[design.v]
module cl_builder
#(
    parameter DATA_WIDTH = 32,
    parameter DATA_PER_CL = 16,
    parameter CL_WIDTH = 512,
    parameter EVICTION_POLICY = "ALL_ZEROS"  
)
(
    input logic clk,
    input logic reset,
    input logic evict,
    input logic data_wr,
    input logic [DATA_WIDTH - 1 : 0 ] data_in,
    output logic out_cl_valid,
    output logic [CL_WIDTH - 1 : 0 ] out_cl
);
    logic                       build_data_valid    [DATA_PER_CL];
    logic [DATA_WIDTH - 1 : 0 ] build_cl            [DATA_PER_CL];
    logic [DATA_PER_CL - 1 : 0][DATA_WIDTH - 1 : 0 ] out_cl_elements;
    logic build_cl_full;
    assign build_cl_full = build_data_valid[DATA_PER_CL-1];
    assign out_cl = out_cl_elements;
    always_ff @(posedge clk) begin
        out_cl_valid <= build_cl_full || evict;
        if (data_wr) begin
            build_cl[0]         <= data_in;
            build_data_valid[0] <= 1;
        end
        else if (build_cl_full || evict || reset) begin
            build_data_valid[0] <= 0;
        end
        for (int i = 1; i < DATA_PER_CL; i++) begin
            if (build_cl_full || evict || reset) begin
                build_data_valid[i] <= 0;
            end
            else if (data_wr) begin
                build_data_valid[i] <= build_data_valid[i-1];
            end
            if (data_wr) begin
                build_cl[i] <= build_cl[i-1];
            end
        end
        for (int i = 0; i < DATA_PER_CL; i++) begin
            if (build_data_valid[i]) begin
                out_cl_elements[i] <= build_cl[i];
            end
            else begin
                if (EVICTION_POLICY == "ALL_ZEROS") begin
                    out_cl_elements[i] <= '0;
                end
                else if (EVICTION_POLICY == "ALL_ONES") begin
                    out_cl_elements[i] <= '1;
                end
            end
        end
    end
endmodule
module cl_fifo
#(
    parameter DATA_WIDTH = 512,
    parameter DEPTH = 8,
    parameter COUNT_WIDTH = 3,
    parameter ALM_FULL_DIFF = 4
)
(
    input  logic                      clock,
    input  logic                      sclr,
    input  logic                      wrreq,
    input  logic                      rdreq,
    input  logic [DATA_WIDTH - 1 : 0] data,
    output logic                      empty,
    output logic                      full,
    output logic                      almost_full,
    output logic [DATA_WIDTH - 1 : 0] q
);
    localparam ALM_FULL_VALUE = DEPTH - ALM_FULL_DIFF;
    logic [DATA_WIDTH - 1 : 0] mem [DEPTH];
    logic [COUNT_WIDTH - 1 : 0] wr_ptr;
    logic [COUNT_WIDTH - 1 : 0] rd_ptr;
    logic [COUNT_WIDTH : 0]     count;
    logic do_wr;
    logic do_rd;
    assign empty       = (count == 0);
    assign full        = (count == DEPTH);
    assign almost_full = (count >= ALM_FULL_VALUE);
    assign q           = mem[rd_ptr];
    assign do_wr = wrreq && !full;
    assign do_rd = rdreq && !empty;
    always_ff @(posedge clock) begin
        if (do_wr) begin
            mem[wr_ptr] <= data;
        end
    end
    always_ff @(posedge clock) begin
        if (sclr) begin
            wr_ptr <= '0;
            rd_ptr <= '0;
            count  <= '0;
        end
        else begin
            if (do_wr) begin
                wr_ptr <= (wr_ptr == DEPTH - 1) ? '0 : wr_ptr + 1'b1;
            end
            if (do_rd) begin
                rd_ptr <= (rd_ptr == DEPTH - 1) ? '0 : rd_ptr + 1'b1;
            end
            count <= count + do_wr - do_rd;
        end
    end
endmodule
module buffered_cl_builder
#(
    parameter DATA_WIDTH = 32,
    parameter DATA_PER_CL = 16,
    parameter CL_WIDTH = 512,
    parameter EVICTION_POLICY = "ALL_ZEROS",  
    parameter BUFFER_DEPTH = 8,  
    parameter ALM_FULL_DIFF = 4  
)
(
    input logic clk,
    input logic reset,
    input logic evict,
    input logic data_wr,
    input logic [DATA_WIDTH - 1 : 0 ] data_in,
    input logic cl_rd,
    output logic alm_full,
    output logic out_cl_valid,
    output logic [CL_WIDTH - 1 : 0 ] out_cl
);
    logic clb_out_cl_valid;
    logic [CL_WIDTH - 1 : 0 ] clb_out_cl;
    logic                      fifo_wr_en;
    logic [CL_WIDTH - 1 : 0 ]  fifo_data_in;
    logic                      fifo_empty;
    logic                      fifo_full;
    logic                      fifo_alm_full;
    logic [CL_WIDTH - 1 : 0 ]  fifo_data_out;
    assign out_cl_valid = ~fifo_empty;
    assign out_cl       = fifo_data_out;
    assign alm_full     = fifo_alm_full;
    always_ff @(posedge clk) begin
        fifo_wr_en   <= clb_out_cl_valid;
        fifo_data_in <= clb_out_cl;
    end
    cl_builder #(
        .DATA_WIDTH(DATA_WIDTH),
        .DATA_PER_CL(DATA_PER_CL),
        .CL_WIDTH(CL_WIDTH),
        .EVICTION_POLICY(EVICTION_POLICY)
    ) cl_builder_internal_mod (
        .clk(clk),
        .reset(reset),
        .evict(evict),
        .data_wr(data_wr),
        .data_in(data_in),
        .out_cl_valid(clb_out_cl_valid),
        .out_cl(clb_out_cl)
    );
    cl_fifo #(
        .DATA_WIDTH(CL_WIDTH),
        .DEPTH(BUFFER_DEPTH),
        .COUNT_WIDTH($clog2(BUFFER_DEPTH)),
        .ALM_FULL_DIFF(ALM_FULL_DIFF)
    ) buffer_fifo_mod (
        .clock(clk),
        .sclr(reset),
        .wrreq(fifo_wr_en),
        .rdreq(cl_rd),
        .data(fifo_data_in),
        .empty(fifo_empty),
        .full(fifo_full),
        .almost_full(fifo_alm_full),
        .q(fifo_data_out)
    );
endmodule
[run.sh]
#!/bin/bash
# the make line also repeats each setting of config.mk as NAME=value (left out here)
make -C /OpenROAD-flow-scripts/flow DESIGN_CONFIG=/design/flow/config.mk WORK_HOME=/design/flow/orfs CLKGATE_MAP_FILE= finish
[config.mk]
export PLATFORM = sky130hd
export DESIGN_NAME = buffered_cl_builder
export DESIGN_NICKNAME = buffered_cl_builder
export VERILOG_FILES = /design/flow/design.v
export SDC_FILE = /design/flow/constraint.sdc
export NUM_CORES = 4
export LEC_CHECK = 0
export ABC_AREA = 1
export CAP_MARGIN = 20
export CORE_MARGIN = 2
export CORE_UTILIZATION = 72
export CTS_CLUSTER_SIZE = 68
export SETUP_SLACK_MARGIN = -0.16
export SLEW_MARGIN = 20
export SYNTH_MEMORY_MAX_BITS = 8192
[constraint.sdc]
create_clock -name core_clock -period 3.23 [get_ports {clk}]
set_input_delay 0.6460 -clock core_clock [delete_from_list [all_inputs] [get_ports {clk}]]
set_output_delay 0.6460 -clock core_clock [all_outputs]
set_load 0.01 [all_outputs]
==> impl_metrics.env, run 1 <==
# yosys + openroad results
export IMPL_met1_usage_pct=47.8
export IMPL_required_ps=2580
export IMPL_pre_cts_slack_ps=213
export IMPL_chip_area_um2=309000
export IMPL_synth_async_sr_flop_share_pct=0
export IMPL_yosysWarnings=5
export IMPL_numCtsBuffers=557
export IMPL_grtUsageTotal_pct=36.8
export IMPL_synthesis_nets=20500
export IMPL_compound_area_share_pct=0.0502
export IMPL_topCellsByArea="edfxtp_1 (63%), nand2_1 (12%), dfxtp_1 (9.6%), inv_1 (7.9%), nand3_1 (4.7%)"
export IMPL_htree_levels=6
export IMPL_adder_share_pct=0.0662
export IMPL_seq_power_w=0.0841
export IMPL_p_switching_w=0.0647
export IMPL_power_leader="registers"
export IMPL_powerComb_w=0.0563
export IMPL_cp_top_family="buffers and inverters"
export IMPL_worstSetupPathType="reg -> out"
export IMPL_finClkSkew_ps=52.2
export IMPL_worst_path_buf_inv=5
export IMPL_grtUsageMet3_pct=6.21
export IMPL_r2r_slack_ps=720
export IMPL_core_area_um2=303000
export IMPL_grt_pass1_wl_um=842000
export IMPL_r2r_end="buffer_fifo_mod.mem[3][456]"
export IMPL_clk_latency_ps=1030
export IMPL_power_density_nw_per_um2=809
export IMPL_ys_top_cells_by_count="nand2_1 (7217), inv_1 (4629), edfxtp_1 (4608)"
export IMPL_hold_end="cl_builder_internal_mod.build_cl[0][6]"
export IMPL_yosysSeqAreaShare_pct=72.7
export IMPL_crit_path_end="out_cl[89]"
export IMPL_yosys_area_share_simple_pct=17.1
export IMPL_post_route_drc_count=0
export IMPL_drt_first_pass_iters=14
export IMPL_synth_top_cell_area_share_pct=63.1
export IMPL_avgSynthCellArea_um2=10.7
export IMPL_cp_max_fo=24
export IMPL_hold_viol_final=0
export IMPL_cts_sinks=5663
export IMPL_die_h_um=556
export IMPL_worstHoldStart="data_in[6]"
export IMPL_worst_slew_pin_slew_ps=1110
export IMPL_clkPwrFrac_pct=31.8
export IMPL_cp_slowest_cell="clkdlybuf4s50_1"
export IMPL_clk_path_buf_depth=4
export IMPL_ys_types=23
export IMPL_period_used_pct=119
export IMPL_wirelength_um=571000
export IMPL_num_rows=202
export IMPL_setup_ws_ps=-612
export IMPL_rsz0062_at_grt="true"
export IMPL_vias_per_cell=5.54
export IMPL_vdd_drop_max_mv=0.765
export IMPL_clk_pin_slew_worst_paths_ps=60
export IMPL_setup_viol=513
export IMPL_busiest_layer="met2"
export IMPL_min_path_type="in -> reg"
export IMPL_fp_util_pct=72.4
export IMPL_pwr_share_comb_pct=27.3
export IMPL_ys_chip_area_um2=219000
export IMPL_post_dp_hpwl_um=312000
export IMPL_start_kind="flip-flop"
export IMPL_antenna_found_initial=32
export IMPL_period_needed_ps=3840
export IMPL_topCombFamilyByArea="simple AND/OR/NAND/NOR gates"
export IMPL_p_int_w=0.141
export IMPL_io_pins=551
export IMPL_xor_area_share_pct=0.00399
export IMPL_synth_area_um2=219000
export IMPL_worst_ep_arrival_time_ps=3200
export IMPL_slew_headroom_pct=26.2
export IMPL_drt_initial_drc_count=17400
export IMPL_postRouteAntennaNets=0
export IMPL_mux_share_pct=0
export IMPL_pwr_share_seq_pct=40.8
export IMPL_nets=21300
export IMPL_pg_clk_w=0.0656
export IMPL_grt_ovfl_total=0
export IMPL_die_width_um=556
export IMPL_synth_edff_count=4608
export IMPL_holdPathStages=1
export IMPL_check_faults="negative setup slack"
export IMPL_p_leak_nw=119
export IMPL_syn_inst=20500
export IMPL_cts_root_buf="clkbuf_16"
export IMPL_hold_ws_ps=169
export IMPL_portBuffers=550
export IMPL_r2r_cells=7
export IMPL_synth_top_cell_by_count="nand2_1"
export IMPL_setup_tns_ps=-197290
export IMPL_grt_pass1_vias=140000
export IMPL_p_sw_share_pct=31.4
export IMPL_fill_cells=15500
export IMPL_yosys_area_top_type="edfxtp_1"
export IMPL_tool_warnings=33
export IMPL_max_freq_mhz=260
export IMPL_outcome="finished with violations"
export IMPL_place_congestion=0.844
export IMPL_finish_utilization_pct=84.0
export IMPL_maxCapViolations=0
export IMPL_cpMostUsedCell="nand2_1"
export IMPL_areaGrowthSynthToFinish_pct=16.1
export IMPL_cts_tree="built"
export IMPL_maxSlewViolCount=0
export IMPL_ys_seq_elements=5663
export IMPL_cp_end_kind="output pin"
export IMPL_r2r_start="buffer_fifo_mod.count[2]"
export IMPL_path_depth=10
export IMPL_grt_max_degree=96
export IMPL_synthFlopType="edfxtp_1"
export IMPL_ys_cells=20500
export IMPL_crit_chain="buf_12 -> inv_8 -> buf_16 -> buf_12 -> nand2_1 -> nand3_1 -> nand2_1 -> nand2_1 -> nand2_1 -> clkdlybuf4s50_1"
export IMPL_vias=143000
export IMPL_slowest_delay_ps=590
export IMPL_grtUsageMet2_pct=59.6
export IMPL_wl_per_cell_um=22.2
[final cells by class]
cell class | instances | area, um^2 | area share, %
antenna | 17 | 42.5 | 0.0167
clock buffer | 820 | 16400 | 6.45
clock inverter | 211 | 2200 | 0.862
inverter | 4632 | 17400 | 6.84
multi-input combinational | 9333 | 38400 | 15.1
sequential | 5663 | 160000 | 62.6
tap | 3978 | 4980 | 1.95
timing repair buffer | 1101 | 15600 | 6.13
timing repair inverter | 7 | 100 | 0.0393
[metrics by stage]
| stage | instances | cell area [um^2] | power, W |
|---|---|---|---|
| 3_5_place_dp | 24600 | 231000 | 0.136 |
| 3_3_place_gp | 24600 | 231000 | 0.136 |
| 4_1_cts | 25700 | 254000 | 0.205 |
| 5_1_grt | 25700 | 255000 | 0.213 |
| 6_report | 25800 | 255000 | 0.206 |
| 2_1_floorplan | 20500 | 219000 | 0.112 |
[per-layer routing]
layer | wire length, um | vias up | part of all wire (%)
met3 | 58700 | 1545 | 10
met1 | 206000 | 68100 | 36
met5 | 125 | - | 0.022
met2 | 271000 | 7759 | 48
met4 | 35300 | 20 | 6.2
li1 | - | 65200 | -
[what timing repair did]
item,in CTS,in global routing
hold buffers,1,0
endpoints found under the setup margin,513,512
pin swaps,6,4
gates cloned,79,17
buffers inserted,42,10
hold endpoints to repair,8,0
resized,508,272
==> run 2, diff against run 1 <==
CORE_UTILIZATION = 70   (was 72)
CTS_CLUSTER_DIAMETER = 316   (was not set)
CTS_CLUSTER_SIZE = 14   (was 68)
SETUP_SLACK_MARGIN = not set   (was -0.16)
clock period = 3.16 ns   (was 3.23 ns; I/O delays follow)
==> run 2 against run 1 <==
Net effect:
- fails the layout checks on antenna violations, negative setup slack
- clock-buffer cell count is 5 lower
- clock skew down 23 ps
- register-to-register slack better by 100 ps
- synthesized area did not move
- cell area shrank 0.98%
- sequential power is 2% higher
- final cell count grew 0.51%
- combinational power rose by 5.9%
- clock power shrank 21%
==> impl_metrics.env, run 2 <==
# yosys + openroad results
export IMPL_outcome="finished with violations"
export IMPL_check_faults="antenna violations, negative setup slack"
export IMPL_p_switching_w=0.0640
export IMPL_io_pins=551
export IMPL_vdd_drop_max_mv=0.652
export IMPL_r2r_start="buffer_fifo_mod.wr_ptr[0]"
export IMPL_start_kind="flip-flop"
export IMPL_cp_end_kind="output pin"
export IMPL_slowest_delay_ps=380
export IMPL_p_sw_share_pct=32.4
export IMPL_yosys_area_top_type="edfxtp_1"
export IMPL_topCellsByArea="edfxtp_1 (63%), nand2_1 (12%), dfxtp_1 (9.6%), inv_1 (7.9%), nand3_1 (4.7%)"
export IMPL_antenna_found_initial=37
export IMPL_adder_share_pct=0.0662
export IMPL_synthFlopType="edfxtp_1"
export IMPL_power_density_nw_per_um2=783
export IMPL_portBuffers=550
export IMPL_min_path_type="in -> reg"
export IMPL_ys_cells=20500
export IMPL_grtUsageTotal_pct=33.8
export IMPL_worst_ep_arrival_time_ps=2890
export IMPL_rsz0062_at_grt="true"
export IMPL_p_int_w=0.133
export IMPL_vias_per_cell=5.43
export IMPL_slew_headroom_pct=38.9
export IMPL_cpMostUsedCell="nand2_1"
export IMPL_powerComb_w=0.0596
export IMPL_tool_warnings=33
export IMPL_period_used_pct=112
export IMPL_num_rows=205
export IMPL_hold_viol_final=0
export IMPL_areaGrowthSynthToFinish_pct=15.0
export IMPL_yosysSeqAreaShare_pct=72.7
export IMPL_grt_max_degree=92
export IMPL_cp_slowest_cell="dfxtp_4"
export IMPL_grt_pass1_wl_um=800000
export IMPL_seq_power_w=0.0858
export IMPL_wl_per_cell_um=21.9
export IMPL_power_leader="registers"
export IMPL_synth_top_cell_by_count="nand2_1"
export IMPL_worst_slew_pin_slew_ps=917
export IMPL_r2r_end="buffer_fifo_mod.mem[3][82]"
export IMPL_topCombFamilyByArea="simple AND/OR/NAND/NOR gates"
export IMPL_clkPwrFrac_pct=26.3
export IMPL_cp_max_fo=8
export IMPL_path_depth=13
export IMPL_mux_share_pct=0
export IMPL_setup_ws_ps=-366
export IMPL_die_width_um=564
export IMPL_required_ps=2530
export IMPL_ys_seq_elements=5663
export IMPL_synth_top_cell_area_share_pct=63.1
export IMPL_grt_pass1_vias=132000
export IMPL_postRouteAntennaNets=1
export IMPL_max_freq_mhz=284
export IMPL_period_needed_ps=3530
export IMPL_post_dp_hpwl_um=314000
export IMPL_synth_edff_count=4608
export IMPL_synthesis_nets=20500
export IMPL_hold_end="cl_builder_internal_mod.build_cl[7][30]"
export IMPL_place_congestion=0.851
export IMPL_pwr_share_comb_pct=30.2
export IMPL_die_h_um=564
export IMPL_htree_levels=5
export IMPL_pwr_share_seq_pct=43.5
export IMPL_grt_ovfl_total=0
export IMPL_drt_first_pass_iters=6
export IMPL_cts_tree="built"
export IMPL_r2r_slack_ps=820
export IMPL_crit_chain="buf_12 -> buf_8 -> clkinv_16 -> buf_16 -> buf_16 -> buf_12 -> clkbuf_16 -> nand2_1 -> nand3_1 -> nand2_1 -> nand2_1 -> nand2_1 -> buf_2"
export IMPL_worstHoldStart="data_wr"
export IMPL_crit_path_end="out_cl[369]"
export IMPL_wirelength_um=568000
export IMPL_yosysWarnings=5
export IMPL_cts_root_buf="clkbuf_16"
export IMPL_cts_sinks=5663
export IMPL_maxCapViolations=0
export IMPL_synth_area_um2=219000
export IMPL_pg_clk_w=0.0519
export IMPL_p_leak_nw=119
export IMPL_ys_chip_area_um2=219000
export IMPL_setup_viol=510
export IMPL_holdPathStages=1
export IMPL_hold_ws_ps=103
export IMPL_clk_latency_ps=980
export IMPL_finClkSkew_ps=28.8
export IMPL_ys_top_cells_by_count="nand2_1 (7217), inv_1 (4629), edfxtp_1 (4608)"
export IMPL_avgSynthCellArea_um2=10.7
export IMPL_cp_top_family="buffers and inverters"
export IMPL_ys_types=23
export IMPL_maxSlewViolCount=0
export IMPL_numCtsBuffers=442
export IMPL_xor_area_share_pct=0.00399
export IMPL_postCtsHoldBufs=0
export IMPL_r2r_cells=4
export IMPL_compound_area_share_pct=0.0502
export IMPL_syn_inst=20500
export IMPL_worst_path_buf_inv=8
export IMPL_drt_initial_drc_count=16800
export IMPL_setup_tns_ps=-125230
export IMPL_worstSetupPathType="reg -> out"
export IMPL_clk_path_buf_depth=4
export IMPL_synth_async_sr_flop_share_pct=0
export IMPL_nets=21400
export IMPL_vias=141000
export IMPL_fp_util_pct=70.3
export IMPL_post_route_drc_count=0
export IMPL_core_area_um2=312000
export IMPL_yosys_area_share_simple_pct=17.1
export IMPL_clk_pin_slew_worst_paths_ps=70
export IMPL_chip_area_um2=318000
[run 2: stage by stage]
stage          power (W)  util (%)  area, um^2  std cells  setup slack (ps)
2_1_floorplan      0.114         -      219000      20500            -10210
3_3_place_gp       0.139      74.3      232000      24700               249
3_5_place_dp       0.140      74.3      232000      24700               217
4_1_cts            0.192      79.0      246000      25600              -697
5_1_grt            0.204      80.8      252000      25900              -442
6_report           0.197      80.8      252000      25900              -366
[run 2: layout make-up]
cell class | instances | area [um^2]
repair inverters | 7 | 151
repair buffers | 1261 | 18100
clock inverters | 17 | 156
clock buffers | 815 | 12700
multi-input cells | 9333 | 38800
fillers | 18100 | 59700
inverters | 4632 | 17500
flip-flops and latches | 5663 | 160000
well taps | 4140 | 5180
diodes | 25 | 62.6
[run 2: what timing repair did]
| action | CTS | global route |
|---|---|---|
| gates resized | 255 | 1016 |
| cloned | 27 | 120 |
| pin swaps | 8 | 60 |
| setup buffers | 19 | 127 |
| setup endpoints to repair | 514 | 513 |
| endpoints found under the hold margin | 0 | 0 |
[run 2: metal layers]
metal | track usage [%] | wire (um) | vias to the layer above
li1 | - | - | 65200
met1 | 46.5 | 215000 | 67200
met2 | 54.1 | 268000 | 7084
met3 | 4.54 | 55200 | 1092
met4 | 16.3 | 30100 | 18
met5 | 0 | 106 | -
==> run 3, diff against run 2 <==
CAP_MARGIN = 10   (was 20)
CORE_UTILIZATION = 72   (was 70)
CTS_CLUSTER_DIAMETER = not set   (was 316)
CTS_CLUSTER_SIZE = 72   (was 14)
HOLD_SLACK_MARGIN = 0.28   (was not set)
SETUP_SLACK_MARGIN = 0.89   (was not set)
clock period = 2.99 ns   (was 3.16 ns; I/O delays follow)
==> run 3 against run 2 <==
Net effect:
- final cell count is essentially flat
- routed wire length fell by 0.88%
- first-iteration DRC count up 0.84%
- global-route usage up 2.4 points
- sequential cell count unchanged
- largest power group unchanged
- core utilization grew 3.4 points
- fails the layout checks on negative setup slack
==> impl_metrics.env, run 3 <==
# yosys + openroad results
export IMPL_vias=143000
export IMPL_pre_cts_slack_ps=135
export IMPL_cp_max_fo=33
export IMPL_chip_area_um2=309000
export IMPL_numCtsBuffers=557
export IMPL_grt_max_degree=136
export IMPL_crit_chain="buf_12 -> buf_12 -> buf_16 -> buf_16 -> nand3_1 -> nand2_1 -> nand2_1 -> nand2_1 -> clkdlybuf4s50_1"
export IMPL_synthFlopType="edfxtp_1"
export IMPL_setup_tns_ps=-324510
export IMPL_grtUsageTotal_pct=36.2
export IMPL_p_int_w=0.153
export IMPL_topCellsByArea="edfxtp_1 (63%), nand2_1 (12%), dfxtp_1 (9.6%), inv_1 (7.9%), nand3_1 (4.7%)"
export IMPL_setup_ws_ps=-866
export IMPL_pwr_share_comb_pct=27.6
export IMPL_required_ps=2390
export IMPL_yosysSeqAreaShare_pct=72.7
export IMPL_core_area_um2=303000
export IMPL_clk_path_buf_depth=4
export IMPL_yosysWarnings=5
export IMPL_cp_end_kind="output pin"
export IMPL_tool_warnings=39
export IMPL_vias_per_cell=5.51
export IMPL_grt_pass1_vias=139000
export IMPL_wirelength_um=563000
export IMPL_clkPwrFrac_pct=31.6
export IMPL_r2r_cells=7
export IMPL_maxCapViolations=0
export IMPL_compound_area_share_pct=0.0502
export IMPL_nets=21500
export IMPL_vdd_drop_max_mv=0.714
export IMPL_check_faults="negative setup slack"
export IMPL_clk_pin_slew_worst_paths_ps=60
export IMPL_pwr_share_seq_pct=40.8
export IMPL_p_sw_share_pct=31.2
export IMPL_clk_latency_ps=1040
export IMPL_p_leak_nw=119
export IMPL_worst_ep_arrival_time_ps=3260
export IMPL_drt_initial_drc_count=17000
export IMPL_worst_path_buf_inv=5
export IMPL_antenna_found_initial=36
export IMPL_grt_ovfl_total=0
export IMPL_maxSlewViolCount=0
export IMPL_io_pins=551
export IMPL_xor_area_share_pct=0.00399
export IMPL_synth_async_sr_flop_share_pct=0
export IMPL_post_dp_hpwl_um=318000
export IMPL_adder_share_pct=0.0662
export IMPL_cts_tree="built"
export IMPL_period_used_pct=129
export IMPL_cts_root_buf="clkbuf_16"
export IMPL_hold_viol_final=0
export IMPL_p_switching_w=0.0693
export IMPL_syn_inst=20500
export IMPL_place_congestion=0.849
export IMPL_topCombFamilyByArea="simple AND/OR/NAND/NOR gates"
export IMPL_hold_end="fifo_data_in[23]"
export IMPL_fin_cells=25900
export IMPL_min_path_type="reg -> reg"
export IMPL_fill_cells=15600
export IMPL_cpMostUsedCell="nand2_1"
export IMPL_post_route_drc_count=0
export IMPL_num_rows=202
export IMPL_dpl_cell_count=24700
export IMPL_mux_share_pct=0
export IMPL_synth_top_cell_area_share_pct=63.1
export IMPL_synth_area_um2=219000
export IMPL_wl_per_cell_um=21.8
export IMPL_synthesis_nets=20500
export IMPL_ys_chip_area_um2=219000
export IMPL_cp_slowest_cell="clkdlybuf4s50_1"
export IMPL_worstHoldStart="cl_builder_internal_mod.out_cl_elements[23]"
export IMPL_r2r_slack_ps=590
export IMPL_ys_types=23
export IMPL_worstSetupPathType="reg -> out"
export IMPL_max_freq_mhz=259
export IMPL_areaGrowthSynthToFinish_pct=16.4
export IMPL_rsz0062_at_grt="true"
export IMPL_postRouteAntennaNets=0
export IMPL_holdPathStages=0
export IMPL_hold_ws_ps=309
export IMPL_ys_seq_elements=5663
export IMPL_die_h_um=556
export IMPL_crit_path_end="out_cl[101]"
export IMPL_ys_cells=20500
export IMPL_synth_top_cell_by_count="nand2_1"
export IMPL_drt_first_pass_iters=6
export IMPL_yosys_area_share_simple_pct=17.1
export IMPL_slew_headroom_pct=26.1
export IMPL_r2r_start="buffer_fifo_mod.count[2]"
export IMPL_setup_viol=514
export IMPL_seq_power_w=0.0909
export IMPL_powerComb_w=0.0613
export IMPL_portBuffers=550
export IMPL_pg_clk_w=0.0703
export IMPL_yosys_area_top_type="edfxtp_1"
export IMPL_fp_util_pct=72.4
export IMPL_path_depth=9
export IMPL_finClkSkew_ps=43.9
export IMPL_outcome="finished with violations"
export IMPL_start_kind="flip-flop"
export IMPL_power_leader="registers"
export IMPL_cts_sinks=5663
export IMPL_die_width_um=556
export IMPL_worst_slew_pin_slew_ps=1110
export IMPL_power_density_nw_per_um2=871
export IMPL_r2r_end="buffer_fifo_mod.mem[0][344]"
export IMPL_cp_top_family="buffers and inverters"
export IMPL_ys_top_cells_by_count="nand2_1 (7217), inv_1 (4629), edfxtp_1 (4608)"
export IMPL_period_needed_ps=3860
export IMPL_grt_pass1_wl_um=832000
export IMPL_synth_edff_count=4608
export IMPL_slowest_delay_ps=590
export IMPL_htree_levels=6
export IMPL_avgSynthCellArea_um2=10.7
==> run 3: per-stage QoR <==
stage	util [%]	total power [W]	cell area, um^2
global placement	76.7	0.148	233000
floorplan	-	0.121	219000
finish	84.2	0.222	255000
global route	84.2	0.230	255000
detailed placement	76.7	0.148	233000
CTS	84.0	0.221	254000
==> run 3: repair_timing <==
action	in CTS	in global routing
hold buffers	30	0
resized	481	198
cloned	63	15
pin swaps	18	12
endpoints found under the setup margin	3825	4121
hold endpoints to repair	181	0
setup buffers	58	16
==> run 3: final cells by class <==
| type | instances | area (um^2) | area share, % |
|---|---|---|---|
| antenna | 7 | 17.5 | 0.00686 |
| clock buffer | 830 | 16500 | 6.45 |
| clock inverter | 200 | 1990 | 0.779 |
| inverter | 4632 | 17400 | 6.83 |
| multi-input combinational | 9333 | 38300 | 15.0 |
| sequential | 5663 | 160000 | 62.5 |
| tap | 3978 | 4980 | 1.95 |
| timing repair buffer | 1232 | 16600 | 6.49 |
| timing repair inverter | 4 | 37.5 | 0.0147 |
==> run 3: layer usage <==
metal  GRT usage, %  vias up  part of all wire [%]
li1               -    65500                     -
met1           48.0    67900                    36
met2           58.4     7900                    48
met3           5.22     1375                    10
met4           20.1        6                   6.0
met5              0        -                0.0062
==> run 4, diff against run 3 <==
CAP_MARGIN = 35   (was 10)
CORE_UTILIZATION = 50   (was 72)
CTS_CLUSTER_SIZE = 84   (was 72)
GPL_TIMING_DRIVEN = 0   (was not set)
HOLD_SLACK_MARGIN = not set   (was 0.28)
PLACE_DENSITY_LB_ADDON = 0.14   (was not set)
SETUP_SLACK_MARGIN = not set   (was 0.89)
SLEW_MARGIN = 15   (was 20)
clock period = 6.0 ns   (was 2.99 ns; I/O delays follow)
==> run 4 against run 3 <==
Net effect:
- now clean on timing, DRC and antenna
- sequential share of layout area shrank 0.82 points
- critical path depth rose by 1
- power shrank 49%
- die area grew 44%
- cell area grew 1.3%
- critical path type unchanged
- highest routed layer unchanged
==> impl_metrics.env, run 4 <==
# yosys + openroad results
export IMPL_outcome="no timing/DRC/antenna violations"
export IMPL_avgSynthCellArea_um2=10.7
export IMPL_grt_pass1_wl_um=880000
export IMPL_ys_top_cells_by_count="nand2_1 (7217), inv_1 (4629), edfxtp_1 (4608)"
export IMPL_yosys_area_share_simple_pct=17.1
export IMPL_worstHoldStart="cl_builder_internal_mod.out_cl_elements[279]"
export IMPL_yosys_area_top_type="edfxtp_1"
export IMPL_tool_warnings=33
export IMPL_mux_share_pct=0
export IMPL_vias_per_cell=4.94
export IMPL_finish_utilization_pct=59.2
export IMPL_start_kind="flip-flop"
export IMPL_crit_path_end="out_cl[103]"
export IMPL_yosysSeqAreaShare_pct=72.7
export IMPL_r2r_slack_ps=2350
export IMPL_worst_ep_arrival_time_ps=4600
export IMPL_clk_latency_ps=1060
export IMPL_fin_cells=28300
export IMPL_cp_max_fo=10
export IMPL_synth_top_cell_by_count="nand2_1"
export IMPL_wl_met3_um=44200
export IMPL_worst_path_buf_inv=6
export IMPL_fin_area_um2=259000
export IMPL_maxSlewViolCount=0
export IMPL_top_layer_used="met5"
export IMPL_min_path_type="reg -> reg"
export IMPL_place_area_um2=239000
export IMPL_pwr_share_comb_pct=27.3
export IMPL_die_width_um=666
export IMPL_wl_per_cell_um=21.8
export IMPL_yosysWarnings=5
export IMPL_synth_edff_count=4608
export IMPL_period_used_pct=96.7
export IMPL_clkPwrFrac_pct=32.4
export IMPL_powerComb_w=0.0307
export IMPL_ctsResizeCount=2
export IMPL_vias=140000
export IMPL_drt_first_pass_iters=6
export IMPL_wirelength_um=616000
export IMPL_pwr_share_seq_pct=40.2
export IMPL_grtUsageTotal_pct=27.3
export IMPL_core_area_um2=437000
export IMPL_p_switching_w=0.0364
export IMPL_power_leader="registers"
export IMPL_cp_slowest_cell="clkdlybuf4s50_1"
export IMPL_cp_top_family="buffers and inverters"
export IMPL_postRouteAntennaNets=0
export IMPL_drt_initial_drc_count=13900
export IMPL_p_leak_nw=119
export IMPL_nets=22100
export IMPL_r2r_end="buffer_fifo_mod.mem[5][233]"
export IMPL_ys_chip_area_um2=219000
export IMPL_ff_latch_area_um2=159000
export IMPL_antenna_found_initial=54
export IMPL_numCtsBuffers=583
export IMPL_post_cts_setup_buffer_count=0
export IMPL_synthesis_nets=20500
export IMPL_grt_pass1_vias=130000
export IMPL_synth_async_sr_flop_share_pct=0
export IMPL_cts_root_buf="clkbuf_16"
export IMPL_fill_cells=35000
export IMPL_portBuffers=550
export IMPL_mi_logic_area_um2=37900
export IMPL_seq_power_w=0.0452
export IMPL_setup_tns_ps=0
export IMPL_synthFlopType="edfxtp_1"
export IMPL_vdd_drop_max_mv=0.334
export IMPL_p_int_w=0.0759
export IMPL_cts_sinks=5663
export IMPL_holdPathStages=0
export IMPL_hold_viol_final=0
export IMPL_place_congestion=0.829
export IMPL_xor_area_share_pct=0.00399
export IMPL_areaGrowthSynthToFinish_pct=18.0
export IMPL_max_freq_mhz=172
export IMPL_r2r_start="buffer_fifo_mod.count[2]"
export IMPL_ys_types=23
export IMPL_io_pins=551
export IMPL_chip_area_um2=444000
export IMPL_grt_max_degree=107
export IMPL_topCombFamilyByArea="simple AND/OR/NAND/NOR gates"
export IMPL_clk_pin_slew_worst_paths_ps=60
export IMPL_required_ps=4800
export IMPL_num_rows=243
export IMPL_worstSetupPathType="reg -> out"
export IMPL_r2r_cells=14
export IMPL_synth_top_cell_area_share_pct=63.1
export IMPL_met2_length_um=289000
export IMPL_pg_clk_w=0.0365
export IMPL_rsz0062_at_grt="false"
export IMPL_dpl_cell_count=27200
export IMPL_clk_path_buf_depth=4
export IMPL_grt_ovfl_total=0
export IMPL_cp_end_kind="output pin"
export IMPL_cts_tree="built"
export IMPL_post_route_drc_count=0
export IMPL_slowest_delay_ps=640
export IMPL_cpMostUsedCell="nand2_1"
export IMPL_period_needed_ps=5800
export IMPL_compound_area_share_pct=0.0502
export IMPL_topCellsByArea="edfxtp_1 (63%), nand2_1 (12%), dfxtp_1 (9.6%), inv_1 (7.9%), nand3_1 (4.7%)"
export IMPL_worst_slew_pin_slew_ps=964
export IMPL_ys_cells=20500
export IMPL_die_h_um=666
export IMPL_finClkSkew_ps=47.5
export IMPL_crit_chain="buf_4 -> inv_4 -> buf_6 -> buf_2 -> buf_2 -> nand3_1 -> nand2_1 -> nand2_1 -> nand2_1 -> clkdlybuf4s50_1"
export IMPL_maxCapViolations=0
export IMPL_path_depth=10
export IMPL_adder_share_pct=0.0662
export IMPL_wl_met1_um=251000
export IMPL_fp_util_pct=50.2
export IMPL_setup_viol=0
export IMPL_slew_headroom_pct=35.7
export IMPL_power_density_nw_per_um2=434
export IMPL_htree_levels=6
export IMPL_ys_seq_elements=5663
export IMPL_postCtsHoldBufs=0
export IMPL_syn_inst=20500
export IMPL_synth_area_um2=219000
export IMPL_post_dp_hpwl_um=420000
export IMPL_hold_end="fifo_data_in[279]"
export IMPL_p_sw_share_pct=32.4
run 4: final cells by class:
type | instances | area share (%)
inverter | 4632 | 6.72
tap | 5757 | 2.78
antenna | 24 | 0.0232
clock inverter | 268 | 1.00
multi-input combinational | 9333 | 14.6
buffer | 864 | 1.80
clock buffer | 808 | 6.50
timing repair buffer | 958 | 4.87
sequential | 5663 | 61.7
run 4: per-stage QoR:
step,power [W],worst slack (ps),hold slack (ps)
after global routing,0.117,32.4,305
final,0.112,195,301
after detailed placement,0.0767,1120,312
after CTS,0.113,52.2,305
after global placement,0.0759,-21020,310
after floorplan,0.0612,-7370,310
run 4: routing by layer:
layer	up-vias	global-route usage [%]
met5	-	0
met4	2	12.8
met3	1101	3.22
met2	5514	44.3
met1	66600	37.0
li1	66700	-
==> run 5, diff against run 4 <==
ABC_AREA = not set   (was 1)
CAP_MARGIN = 20   (was 35)
CORE_UTILIZATION = 17   (was 50)
CTS_CLUSTER_SIZE = not set   (was 84)
GPL_TIMING_DRIVEN = not set   (was 0)
PLACE_DENSITY_LB_ADDON = not set   (was 0.14)
SLEW_MARGIN = 20   (was 15)
clock period = 9.04 ns   (was 6.0 ns; I/O delays follow)
==> run 5 against run 4 <==
Net effect:
- routed wire length shrank 15%
- first-iteration DRC count is 53% lower
- synthesized cell count decreased by 60%
- clock power is about 30% lower
- critical endpoint is now out_cl[147]
- largest cell class unchanged
==> impl_metrics.env, run 5 <==
# yosys + openroad results
export IMPL_outcome="no timing/DRC/antenna violations"
export IMPL_yosysSeqAreaShare_pct=82.2
export IMPL_p_switching_w=0.0163
export IMPL_cp_end_kind="output pin"
export IMPL_min_path_type="reg -> reg"
export IMPL_wl_per_cell_um=21.0
export IMPL_finish_utilization_pct=21.1
export IMPL_post_dp_hpwl_um=319000
export IMPL_cts_tree="built"
export IMPL_fill_cells=118000
export IMPL_ys_seq_elements=5663
export IMPL_xor_area_share_pct=0.00452
export IMPL_slowest_delay_ps=870
export IMPL_cts_root_buf="clkbuf_16"
export IMPL_power_density_nw_per_um2=270
export IMPL_post_route_drc_count=0
export IMPL_pg_clk_w=0.0255
export IMPL_synthesis_nets=8201
export IMPL_cts_sinks=5663
export IMPL_place_congestion=0.689
export IMPL_fin_cells=24800
export IMPL_vias=82100
export IMPL_chip_area_um2=1150000
export IMPL_avgSynthCellArea_um2=23.8
export IMPL_hold_viol_final=0
export IMPL_die_h_um=1070
export IMPL_ys_chip_area_um2=194000
export IMPL_htree_levels=6
export IMPL_dpl_cell_count=23700
export IMPL_worst_slew_pin_slew_ps=1130
export IMPL_cp_max_fo=141
export IMPL_cp_slowest_cell="dfxtp_4"
export IMPL_synth_edff_count=4608
export IMPL_cp_top_family="buffers and inverters"
export IMPL_worst_ep_arrival_time_ps=4620
export IMPL_seq_power_w=0.0296
export IMPL_yosysWarnings=5
export IMPL_nets=9173
export IMPL_tool_warnings=58
export IMPL_compound_area_share_pct=0.0342
export IMPL_ys_cells=8153
export IMPL_maxCapViolations=0
export IMPL_core_area_um2=1140000
export IMPL_num_rows=392
export IMPL_die_width_um=1070
export IMPL_numCtsBuffers=617
export IMPL_clk_pin_slew_worst_paths_ps=60
export IMPL_antenna_found_initial=99
export IMPL_grt_pass1_wl_um=710000
export IMPL_ys_top_cells_by_count="edfxtp_1 (4608), dfxtp_1 (1055), mux4_2 (1024)"
export IMPL_start_kind="flip-flop"
export IMPL_synth_top_cell_area_share_pct=71.4
export IMPL_yosys_area_top_type="edfxtp_1"
export IMPL_rsz0062_at_grt="false"
export IMPL_topCombFamilyByArea="multiplexers"
export IMPL_holdPathStages=0
export IMPL_yosys_area_share_simple_pct=1.79
export IMPL_crit_path_end="out_cl[147]"
export IMPL_adder_share_pct=0.0748
export IMPL_worst_path_buf_inv=3
export IMPL_p_sw_share_pct=25.2
export IMPL_setup_viol=0
export IMPL_synth_top_cell_by_count="edfxtp_1"
export IMPL_crit_chain="buf_4 -> buf_12 -> mux4_2 -> mux2_2 -> clkdlybuf4s50_1"
export IMPL_hold_end="fifo_data_in[168]"
export IMPL_grt_max_degree=142
export IMPL_drt_first_pass_iters=5
export IMPL_slew_headroom_pct=24.9
export IMPL_pwr_share_comb_pct=14.8
export IMPL_power_leader="registers"
export IMPL_areaGrowthSynthToFinish_pct=23.6
export IMPL_worstSetupPathType="reg -> out"
export IMPL_path_depth=5
export IMPL_max_freq_mhz=156
export IMPL_worstHoldStart="cl_builder_internal_mod.out_cl_elements[168]"
export IMPL_synth_area_um2=194000
export IMPL_post_cts_setup_buffer_count=0
export IMPL_powerComb_w=0.00955
export IMPL_period_used_pct=71.1
export IMPL_required_ps=7230
export IMPL_r2r_cells=8
export IMPL_finClkSkew_ps=145
export IMPL_clk_latency_ps=1150
export IMPL_portBuffers=550
export IMPL_vdd_drop_max_mv=0.205
export IMPL_setup_tns_ps=0
export IMPL_ctsResizeCount=0
export IMPL_pwr_share_seq_pct=45.8
export IMPL_clkPwrFrac_pct=39.4
export IMPL_p_leak_nw=73.1
export IMPL_syn_inst=8153
export IMPL_p_int_w=0.0484
export IMPL_postCtsHoldBufs=0
export IMPL_clk_path_buf_depth=5
export IMPL_mux_share_pct=15.0
export IMPL_io_pins=551
export IMPL_synthFlopType="edfxtp_1"
export IMPL_topCellsByArea="edfxtp_1 (71%), mux4_2 (12%), dfxtp_1 (11%), mux2_2 (3.0%), and2_1 (1.7%)"
export IMPL_r2r_start="buffer_fifo_mod.count[2]"
export IMPL_synth_async_sr_flop_share_pct=0
export IMPL_ys_types=30
export IMPL_grtUsageTotal_pct=8.78
export IMPL_fp_util_pct=17.0
export IMPL_grt_pass1_vias=85000
export IMPL_r2r_slack_ps=5160
export IMPL_r2r_end="buffer_fifo_mod.mem[1][301]"
export IMPL_wirelength_um=521000
export IMPL_grt_ovfl_total=0
export IMPL_period_needed_ps=6420
export IMPL_drt_initial_drc_count=6512
export IMPL_maxSlewViolCount=0
export IMPL_vias_per_cell=3.30
export IMPL_postRouteAntennaNets=0
==> run 5: through the flow <==
stage	power, W	setup WS [ps]	area, um^2	hold WS (ps)
after CTS	0.0660	2270	240000	217
final	0.0647	2620	240000	205
after detailed placement	0.0402	3490	219000	312
after global placement	0.0401	3540	219000	310
after floorplan	0.0352	-8450	194000	310
after global routing	0.0671	2150	240000	234
==> run 5: area by class of cell <==
class / instances / area [um^2] / share of cell area, %
Antenna cell: 31 / 77.6 / 0.0324
Timing Repair Buffer: 692 / 7500 / 3.13
Inverter: 10 / 37.5 / 0.0157
Clock buffer: 809 / 16800 / 7.01
Multi-Input combinational cell: 2141 / 32800 / 13.7
Clock inverter: 334 / 3980 / 1.66
Sequential cell: 5663 / 160000 / 66.6
Tap cell: 15200 / 19000 / 7.92
==> run 5: routing by layer <==
layer / routed length [um] / global-route usage (%) / vias to the layer above
met4: 21700 / 3.46 / 10
met3: 31800 / 2.21 / 743
li1: - / - / 35200
met2: 260000 / 15.0 / 2052
met1: 208000 / 10.6 / 44100
met5: 75 / 0 / -
==> run 6, diff against run 5 <==
CORE_UTILIZATION = 50   (was 17)
clock period = 6.0 ns   (was 9.04 ns; I/O delays follow)
==> run 6 against run 5 <==
Net effect:
- setup slack got worse by 2000 ps
- clock power rose by 38%
- core utilization up 38 points
- power increased by 45%
- still clean on timing, DRC and antenna
- first-iteration DRC count up 6.5%
- critical path depth is the same
- register-to-register slack got worse by 2400 ps
- synthesized area stayed put
- sequential cell count is the same
- highest routed layer unchanged
- synthesized cell count unchanged
- non-clock buffer count grew 69
==> impl_metrics.env, run 6 <==
# yosys + openroad results
export IMPL_outcome="no timing/DRC/antenna violations"
export IMPL_r2r_cells=7
export IMPL_holdPathStages=0
export IMPL_synth_top_cell_by_count="edfxtp_1"
export IMPL_core_area_um2=386000
export IMPL_met1_usage_pct=30.1
export IMPL_maxSlewViolCount=0
export IMPL_setup_tns_ps=0
export IMPL_wl_per_cell_um=29.3
export IMPL_nets=9196
export IMPL_powerComb_w=0.0139
export IMPL_grt_pass1_vias=86000
export IMPL_p_int_w=0.0712
export IMPL_post_cts_setup_buffer_count=0
export IMPL_synthFlopType="edfxtp_1"
export IMPL_grt_pass1_wl_um=623000
export IMPL_grtUsageTotal_pct=22.2
export IMPL_path_depth=5
export IMPL_synthesis_nets=8201
export IMPL_synth_area_um2=194000
export IMPL_drt_initial_drc_count=6938
export IMPL_syn_inst=8153
export IMPL_wirelength_um=435000
export IMPL_clk_pin_slew_worst_paths_ps=60
export IMPL_finClkSkew_ps=50.4
export IMPL_vdd_drop_max_mv=0.279
export IMPL_synth_top_cell_area_share_pct=71.4
export IMPL_die_h_um=627
export IMPL_worst_ep_arrival_time_ps=4190
export IMPL_htree_levels=6
export IMPL_ys_seq_elements=5663
export IMPL_num_rows=228
export IMPL_clk_latency_ps=1030
export IMPL_clk_path_buf_depth=4
export IMPL_avgSynthCellArea_um2=23.8
export IMPL_r2r_end="buffer_fifo_mod.mem[4][20]"
export IMPL_max_freq_mhz=186
export IMPL_post_dp_hpwl_um=250000
export IMPL_cts_root_buf="clkbuf_16"
export IMPL_ys_chip_area_um2=194000
export IMPL_yosysSeqAreaShare_pct=82.2
export IMPL_cpMostUsedCell="buf_12"
export IMPL_fp_util_pct=50.2
export IMPL_io_pins=551
export IMPL_synth_async_sr_flop_share_pct=0
export IMPL_adder_share_pct=0.0748
export IMPL_portBuffers=550
export IMPL_topCellsByArea="edfxtp_1 (71%), mux4_2 (12%), dfxtp_1 (11%), mux2_2 (3.0%), and2_1 (1.7%)"
export IMPL_compound_area_share_pct=0.0342
export IMPL_setup_viol=0
export IMPL_areaGrowthSynthToFinish_pct=16.6
export IMPL_grt_max_degree=107
export IMPL_topCombFamilyByArea="multiplexers"
export IMPL_numCtsBuffers=571
export IMPL_postRouteAntennaNets=0
export IMPL_power_leader="registers"
export IMPL_power_density_nw_per_um2=414
export IMPL_mux_share_pct=15.0
export IMPL_cp_end_kind="output pin"
export IMPL_cts_tree="built"
export IMPL_ys_types=30
export IMPL_worstHoldStart="cl_builder_internal_mod.out_cl_elements[222]"
export IMPL_cp_slowest_cell="dfxtp_4"
export IMPL_p_sw_share_pct=23.9
export IMPL_post_route_drc_count=0
export IMPL_hold_viol_final=0
export IMPL_r2r_slack_ps=2740
export IMPL_seq_power_w=0.0445
export IMPL_crit_chain="buf_12 -> buf_12 -> mux4_2 -> mux2_2 -> clkdlybuf4s50_1"
export IMPL_yosys_area_share_simple_pct=1.79
export IMPL_drt_first_pass_iters=5
export IMPL_cp_max_fo=36
export IMPL_cts_sinks=5663
export IMPL_ctsResizeCount=0
export IMPL_required_ps=4800
export IMPL_period_used_pct=89.8
export IMPL_p_total_w=0.0936
export IMPL_antenna_found_initial=32
export IMPL_min_path_type="reg -> reg"
export IMPL_grtUsageMet3_pct=3.73
export IMPL_chip_area_um2=393000
export IMPL_synth_edff_count=4608
export IMPL_die_width_um=627
export IMPL_maxCapViolations=0
export IMPL_finish_utilization_pct=58.6
export IMPL_period_needed_ps=5390
export IMPL_grt_ovfl_total=0
export IMPL_fill_cells=27300
export IMPL_worstSetupPathType="reg -> out"
export IMPL_yosys_area_top_type="edfxtp_1"
export IMPL_p_switching_w=0.0224
export IMPL_ys_top_cells_by_count="edfxtp_1 (4608), dfxtp_1 (1055), mux4_2 (1024)"
export IMPL_postCtsHoldBufs=0
export IMPL_slew_headroom_pct=29.4
export IMPL_busiest_layer="met2"
export IMPL_r2r_start="buffer_fifo_mod.count[2]"
export IMPL_rsz0062_at_grt="false"
export IMPL_grtUsageMet2_pct=36.5
export IMPL_pwr_share_seq_pct=47.6
export IMPL_yosysWarnings=5
export IMPL_vias=82800
export IMPL_worst_path_buf_inv=3
export IMPL_pg_clk_w=0.0351
export IMPL_start_kind="flip-flop"
export IMPL_worst_slew_pin_slew_ps=1060
export IMPL_crit_path_end="out_cl[38]"
export IMPL_vias_per_cell=5.58
export IMPL_p_leak_nw=72.7
export IMPL_place_congestion=0.744
export IMPL_xor_area_share_pct=0.00452
export IMPL_hold_end="fifo_data_in[222]"
export IMPL_cp_top_family="buffers and inverters"
export IMPL_slowest_delay_ps=1030
export IMPL_tool_warnings=46
export IMPL_ys_cells=8153
export IMPL_pwr_share_comb_pct=14.9
export IMPL_clkPwrFrac_pct=37.5
run 6: through the flow:
step / hold slack [ps] / setup WS, ps / instances / instance area (um^2)
global route: 310 / 421 / 14800 / 226000
global placement: 310 / 1580 / 13700 / 207000
CTS: 293 / 449 / 14800 / 226000
floorplan: 310 / -11490 / 8153 / 194000
detailed placement: 312 / 1560 / 13800 / 207000
finish: 298 / 613 / 14800 / 226000
run 6: final cells by class:
| class | instances | area (um^2) | area share (%) |
|---|---|---|---|
| Inverter | 10 | 37.5 | 0.0166 |
| Tap cell | 5175 | 6470 | 2.86 |
| Clock inverter | 235 | 2660 | 1.18 |
| Antenna cell | 17 | 42.5 | 0.0188 |
| Clock buffer | 827 | 16100 | 7.12 |
| Sequential cell | 5663 | 160000 | 70.5 |
| Timing Repair Buffer | 761 | 8540 | 3.77 |
| Multi-Input combinational cell | 2141 | 32800 | 14.5 |
run 6: layer usage:
layer	part of all wire, %	up-vias
met4	3.7	2
met1	41	44700
met2	49	2257
met3	5.7	632
met5	0.0023	-
li1	-	35200
==> run 7, diff against run 6 <==
ABC_AREA = 0   (was not set)
CAP_MARGIN = 35   (was 20)
CELL_PAD_IN_SITES_DETAIL_PLACEMENT = 1   (was not set)
CELL_PAD_IN_SITES_GLOBAL_PLACEMENT = 3   (was not set)
CTS_CLUSTER_SIZE = 84   (was not set)
GPL_TIMING_DRIVEN = 0   (was not set)
HOLD_SLACK_MARGIN = -0.09   (was not set)
MAX_ROUTING_LAYER = met4   (was not set)
MIN_ROUTING_LAYER = met2   (was not set)
PLACE_DENSITY = 0.77   (was not set)
SLEW_MARGIN = 35   (was 20)
clock period = 5.95 ns   (was 6.0 ns; I/O delays follow)
==> run 7 against run 6 <==
Net effect:
- die area did not move
- via count rose by 35%
- clock-buffer cell count rose by 28
- still clean
- synthesized area did not move
==> impl_metrics.env, run 7 <==
# yosys + openroad results
export IMPL_outcome="no timing/DRC/antenna violations"
export IMPL_maxCapViolations=0
export IMPL_die_width_um=627
export IMPL_drt_first_pass_iters=6
export IMPL_max_freq_mhz=172
export IMPL_setup_viol=0
export IMPL_r2r_end="buffer_fifo_mod.mem[1][175]"
export IMPL_cts_tree="built"
export IMPL_yosys_area_top_type="edfxtp_1"
export IMPL_cts_root_buf="clkbuf_16"
export IMPL_worst_slew_pin_slew_ps=955
export IMPL_place_area_um2=214000
export IMPL_r2r_slack_ps=2240
export IMPL_p_switching_w=0.0243
export IMPL_synth_edff_count=4608
export IMPL_yosysSeqAreaShare_pct=82.2
export IMPL_seq_power_w=0.0448
export IMPL_cp_end_kind="output pin"
export IMPL_topCombFamilyByArea="multiplexers"
export IMPL_vias=112000
export IMPL_pwr_share_seq_pct=45.9
export IMPL_min_path_type="reg -> reg"
export IMPL_io_pins=551
export IMPL_post_dp_hpwl_um=332000
export IMPL_numCtsBuffers=579
export IMPL_xor_area_share_pct=0.00452
export IMPL_worstHoldStart="cl_builder_internal_mod.out_cl_elements[273]"
export IMPL_fin_cells=15500
export IMPL_topCellsByArea="edfxtp_1 (71%), mux4_2 (12%), dfxtp_1 (11%), mux2_2 (3.0%), and2_1 (1.7%)"
export IMPL_mux_share_pct=15.0
export IMPL_crit_path_end="out_cl[376]"
export IMPL_grt_pass1_vias=135000
export IMPL_postCtsHoldBufs=0
export IMPL_avgSynthCellArea_um2=23.8
export IMPL_worstSetupPathType="reg -> out"
export IMPL_period_used_pct=97.9
export IMPL_vias_per_cell=7.20
export IMPL_synth_top_cell_area_share_pct=71.4
export IMPL_setup_ws_ps=123
export IMPL_hold_viol_final=0
export IMPL_ys_cells=8153
export IMPL_post_route_drc_count=0
export IMPL_die_h_um=627
export IMPL_p_leak_nw=76.7
export IMPL_pre_cts_slack_ps=548
export IMPL_antenna_found_initial=0
export IMPL_fin_area_um2=234000
export IMPL_ys_top_cells_by_count="edfxtp_1 (4608), dfxtp_1 (1055), mux4_2 (1024)"
export IMPL_clk_path_buf_depth=4
export IMPL_grtUsageTotal_pct=38.2
export IMPL_wirelength_um=492000
export IMPL_chip_area_um2=393000
export IMPL_slew_headroom_pct=36.3
export IMPL_place_congestion=0.775
export IMPL_clk_latency_ps=1080
export IMPL_worst_ep_arrival_time_ps=4640
export IMPL_adder_share_pct=0.0748
export IMPL_ys_types=30
export IMPL_vdd_drop_max_mv=0.314
export IMPL_postRouteAntennaNets=0
export IMPL_portBuffers=550
export IMPL_power_leader="registers"
export IMPL_period_needed_ps=5830
export IMPL_clkPwrFrac_pct=38.1
export IMPL_maxSlewViolCount=0
export IMPL_synthFlopType="edfxtp_1"
export IMPL_synth_area_um2=194000
export IMPL_wl_per_cell_um=31.7
export IMPL_cpMostUsedCell="buf_4"
export IMPL_p_sw_share_pct=24.9
export IMPL_syn_inst=8153
export IMPL_post_cts_setup_buffer_count=0
export IMPL_crit_chain="buf_4 -> buf_4 -> clkbuf_4 -> buf_2 -> mux4_2 -> mux2_2 -> clkdlybuf4s50_1"
export IMPL_cp_max_fo=11
export IMPL_start_kind="flip-flop"
export IMPL_synth_async_sr_flop_share_pct=0
export IMPL_yosys_area_share_simple_pct=1.79
export IMPL_pg_clk_w=0.0372
export IMPL_worst_path_buf_inv=5
export IMPL_grt_max_degree=67
export IMPL_power_density_nw_per_um2=418
export IMPL_p_total_w=0.0977
export IMPL_cts_sinks=5663
export IMPL_drt_initial_drc_count=17400
export IMPL_synth_top_cell_by_count="edfxtp_1"
export IMPL_pwr_share_comb_pct=16.0
export IMPL_path_depth=7
export IMPL_r2r_start="buffer_fifo_mod.count[2]"
export IMPL_nets=9850
export IMPL_slowest_delay_ps=750
export IMPL_dpl_cell_count=14400
export IMPL_holdPathStages=0
export IMPL_p_int_w=0.0734
export IMPL_synthesis_nets=8201
export IMPL_grt_ovfl_total=0
export IMPL_ys_chip_area_um2=194000
export IMPL_hold_end="fifo_data_in[273]"
export IMPL_tool_warnings=29
export IMPL_ys_seq_elements=5663
export IMPL_powerComb_w=0.0156
export IMPL_r2r_cells=13
export IMPL_finClkSkew_ps=50.7
export IMPL_core_area_um2=386000
export IMPL_required_ps=4760
export IMPL_clk_pin_slew_worst_paths_ps=60
export IMPL_htree_levels=6
export IMPL_rsz0062_at_grt="false"
export IMPL_areaGrowthSynthToFinish_pct=20.5
export IMPL_grt_pass1_wl_um=701000
export IMPL_yosysWarnings=5
export IMPL_compound_area_share_pct=0.0342
export IMPL_cp_top_family="buffers and inverters"
export IMPL_setup_tns_ps=0
export IMPL_cp_slowest_cell="clkdlybuf4s50_1"
export IMPL_num_rows=228
export IMPL_fp_util_pct=50.2
[run 7: layout make-up]
cell class                      count  area (um^2)
Multi-Input combinational cell   2141        32800
Clock buffer                      855        17100
Antenna cell                       48          120
Tap cell                         5175         6470
Timing Repair Buffer             1068        13500
Inverter                           10         37.5
Buffer                            339         1780
Fill cell                       31100       152000
Sequential cell                  5663       159000
Clock inverter                    221         2360
[run 7: stage by stage]
step	util (%)	hold slack [ps]
2_1_floorplan	-	310
3_3_place_gp	53.4	310
3_5_place_dp	55.5	313
4_1_cts	60.5	312
5_1_grt	60.5	316
6_report	60.5	310
[run 7: per-layer routing]
metal  global-route usage (%)  part of all wire [%]
met3                     46.5                    40
met5                        -                     0
met4                     4.41                   5.1
met2                     47.4                    55
met1                        -                     0
[run 7: repair_timing]
action | in CTS | in global routing
gates resized | 7 | 5
cloned | 0 | 0
endpoints found under the setup margin | 406 | 50
==> run 8, diff against run 7 <==
ABC_AREA = 1   (was 0)
CAP_MARGIN = 20   (was 35)
CELL_PAD_IN_SITES_DETAIL_PLACEMENT = not set   (was 1)
CELL_PAD_IN_SITES_GLOBAL_PLACEMENT = not set   (was 3)
CORE_UTILIZATION = 72   (was 50)
CTS_CLUSTER_DIAMETER = 399   (was not set)
CTS_CLUSTER_SIZE = 14   (was 84)
GPL_TIMING_DRIVEN = not set   (was 0)
HOLD_SLACK_MARGIN = 0.29   (was -0.09)
MAX_ROUTING_LAYER = not set   (was met4)
MIN_ROUTING_LAYER = not set   (was met2)
PLACE_DENSITY = not set   (was 0.77)
PLACE_DENSITY_LB_ADDON = 0.02   (was not set)
SETUP_SLACK_MARGIN = -0.21   (was not set)
SLEW_MARGIN = 20   (was 35)
TNS_END_PERCENT = 75   (was not set)
clock period = 2.99 ns   (was 5.95 ns; I/O delays follow)
==> run 8 against run 7 <==
Net effect:
- now fails the layout checks on negative setup slack
- clock-buffer cell count decreased by 41
- sequential cell count unchanged
- hold slack improved by 4.7 ps
- sequential share of layout area decreased by 4.3 points
- clock skew decreased by 18 ps
- setup slack got worse by 930 ps
- synthesized area increased by 13%
- clock power increased by 48%
- cell area increased by 6.7%
- core utilization increased by 22 points
- non-clock buffer count decreased by 205
- highest routed layer is now met5
==> impl_metrics.env, run 8 <==
# yosys + openroad results
export IMPL_setup_viol=514
export IMPL_p_sw_share_pct=32.0
export IMPL_grt_ovfl_total=0
export IMPL_p_leak_nw=115
export IMPL_r2r_cells=8
export IMPL_pg_clk_w=0.0549
export IMPL_chip_area_um2=309000
export IMPL_clk_pin_slew_worst_paths_ps=70
export IMPL_yosys_area_share_simple_pct=17.1
export IMPL_grt_max_degree=90
export IMPL_min_path_type="reg -> reg"
export IMPL_synthesis_nets=20500
export IMPL_outcome="finished with violations"
export IMPL_synth_async_sr_flop_share_pct=0
export IMPL_met2_length_um=265000
export IMPL_drt_initial_drc_count=16000
export IMPL_worst_slew_pin_slew_ps=996
export IMPL_post_route_drc_count=0
export IMPL_path_depth=9
export IMPL_vdd_drop_max_mv=0.881
export IMPL_power_density_nw_per_um2=828
export IMPL_finClkSkew_ps=32.4
export IMPL_cp_end_kind="output pin"
export IMPL_ys_chip_area_um2=219000
export IMPL_cp_max_fo=5
export IMPL_adder_share_pct=0.0662
export IMPL_die_width_um=556
export IMPL_pwr_share_seq_pct=44.0
export IMPL_grt_pass1_vias=137000
export IMPL_r2r_start="buffer_fifo_mod.count[2]"
export IMPL_avgSynthCellArea_um2=10.7
export IMPL_max_freq_mhz=263
export IMPL_worst_ep_arrival_time_ps=3200
export IMPL_die_h_um=556
export IMPL_post_dp_hpwl_um=323000
export IMPL_nets=21300
export IMPL_wirelength_um=555000
export IMPL_portBuffers=550
export IMPL_fill_cells=16200
export IMPL_yosysSeqAreaShare_pct=72.7
export IMPL_wl_per_cell_um=21.6
export IMPL_setup_ws_ps=-807
export IMPL_maxSlewViolCount=0
export IMPL_vias_per_cell=5.50
export IMPL_yosys_area_top_type="edfxtp_1"
export IMPL_start_kind="flip-flop"
export IMPL_rsz0062_at_grt="true"
export IMPL_fp_util_pct=72.4
export IMPL_place_congestion=0.846
export IMPL_check_faults="negative setup slack"
export IMPL_seq_power_w=0.0908
export IMPL_vias=141000
export IMPL_r2r_slack_ps=570
export IMPL_topCombFamilyByArea="simple AND/OR/NAND/NOR gates"
export IMPL_slowest_delay_ps=640
export IMPL_worstHoldStart="cl_builder_internal_mod.out_cl_elements[155]"
export IMPL_areaGrowthSynthToFinish_pct=13.7
export IMPL_postRouteAntennaNets=0
export IMPL_powerComb_w=0.0606
export IMPL_htree_levels=5
export IMPL_grt_pass1_wl_um=811000
export IMPL_period_needed_ps=3800
export IMPL_num_rows=202
export IMPL_place_area_um2=233000
export IMPL_cp_top_family="buffers and inverters"
export IMPL_power_leader="registers"
export IMPL_synth_area_um2=219000
export IMPL_synth_top_cell_by_count="nand2_1"
export IMPL_crit_chain="buf_4 -> bufbuf_16 -> buf_4 -> nand2_1 -> nand3_1 -> nand2_1 -> nand2_1 -> nand2_1 -> clkdlybuf4s50_1"
export IMPL_synth_top_cell_area_share_pct=63.1
export IMPL_worst_path_buf_inv=4
export IMPL_compound_area_share_pct=0.0502
export IMPL_io_pins=551
export IMPL_top_layer_used="met5"
export IMPL_core_area_um2=303000
export IMPL_holdPathStages=0
export IMPL_ys_types=23
export IMPL_clk_latency_ps=980
export IMPL_cp_slowest_cell="clkdlybuf4s50_1"
export IMPL_cts_root_buf="clkbuf_16"
export IMPL_fin_area_um2=249000
export IMPL_setup_tns_ps=-296940
export IMPL_topCellsByArea="edfxtp_1 (63%), nand2_1 (12%), dfxtp_1 (9.6%), inv_1 (7.9%), nand3_1 (4.7%)"
export IMPL_wl_met1_um=202000
export IMPL_synthFlopType="edfxtp_1"
export IMPL_period_used_pct=127
export IMPL_drt_first_pass_iters=6
export IMPL_pwr_share_comb_pct=29.4
export IMPL_mux_share_pct=0
export IMPL_hold_viol_final=0
export IMPL_p_int_w=0.140
export IMPL_maxCapViolations=0
export IMPL_p_switching_w=0.0661
export IMPL_syn_inst=20500
export IMPL_cts_sinks=5663
export IMPL_grtUsageTotal_pct=35.2
export IMPL_xor_area_share_pct=0.00399
export IMPL_numCtsBuffers=442
export IMPL_ys_seq_elements=5663
export IMPL_hold_end="fifo_data_in[155]"
export IMPL_antenna_found_initial=31
export IMPL_tool_warnings=31
export IMPL_synth_edff_count=4608
export IMPL_r2r_end="buffer_fifo_mod.mem[4][482]"
export IMPL_yosysWarnings=5
export IMPL_worstSetupPathType="reg -> out"
export IMPL_ys_cells=20500
export IMPL_crit_path_end="out_cl[249]"
export IMPL_required_ps=2390
export IMPL_wl_met3_um=54500
export IMPL_clkPwrFrac_pct=26.6
export IMPL_cts_tree="built"
export IMPL_clk_path_buf_depth=4
export IMPL_ys_top_cells_by_count="nand2_1 (7217), inv_1 (4629), edfxtp_1 (4608)"
export IMPL_cpMostUsedCell="nand2_1"
export IMPL_slew_headroom_pct=33.5
==> run 8: cell type report <==
class / instances / area, um^2 / area share [%]
diodes: 13 / 32.5 / 0.0131
well taps: 3978 / 4980 / 2.00
flip-flops and latches: 5663 / 160000 / 64.0
multi-input cells: 9333 / 38200 / 15.3
clock inverters: 15 / 154 / 0.0617
clock buffers: 814 / 12700 / 5.10
repair buffers: 1202 / 16100 / 6.48
inverters: 4632 / 17400 / 7.00
repair inverters: 4 / 60.1 / 0.0241
==> run 8: timing repair <==
item,CTS,global route
gates cloned,30,38
setup buffers,19,37
hold buffers,28,0
resized,257,265
setup endpoints to repair,511,513
endpoints found under the hold margin,71,0
pin swaps,9,3
==> run 8: through the flow <==
| step | power, W | utilization [%] | hold WS (ps) | cells | worst slack, ps |
|---|---|---|---|---|---|
| 6_report | 0.206 | 82.3 | 315 | 25700 | -807 |
| 5_1_grt | 0.214 | 82.2 | 316 | 25600 | -852 |
| 4_1_cts | 0.204 | 81.6 | 291 | 25600 | -825 |
| 3_5_place_dp | 0.148 | 76.8 | 312 | 24700 | 143 |
| 3_3_place_gp | 0.147 | 76.8 | 310 | 24700 | 149 |
| 2_1_floorplan | 0.121 | - | 310 | 20500 | -10380 |
==> run 8: routing by layer <==
layer / vias to the layer above / track usage [%]
met3: 1319 / 5.07
li1: 65000 / -
met5: - / 0
met1: 67200 / 46.7
met4: 14 / 19.2
met2: 7572 / 57.0
Power figures rest on the tool's default switching activity, not on a simulated workload.
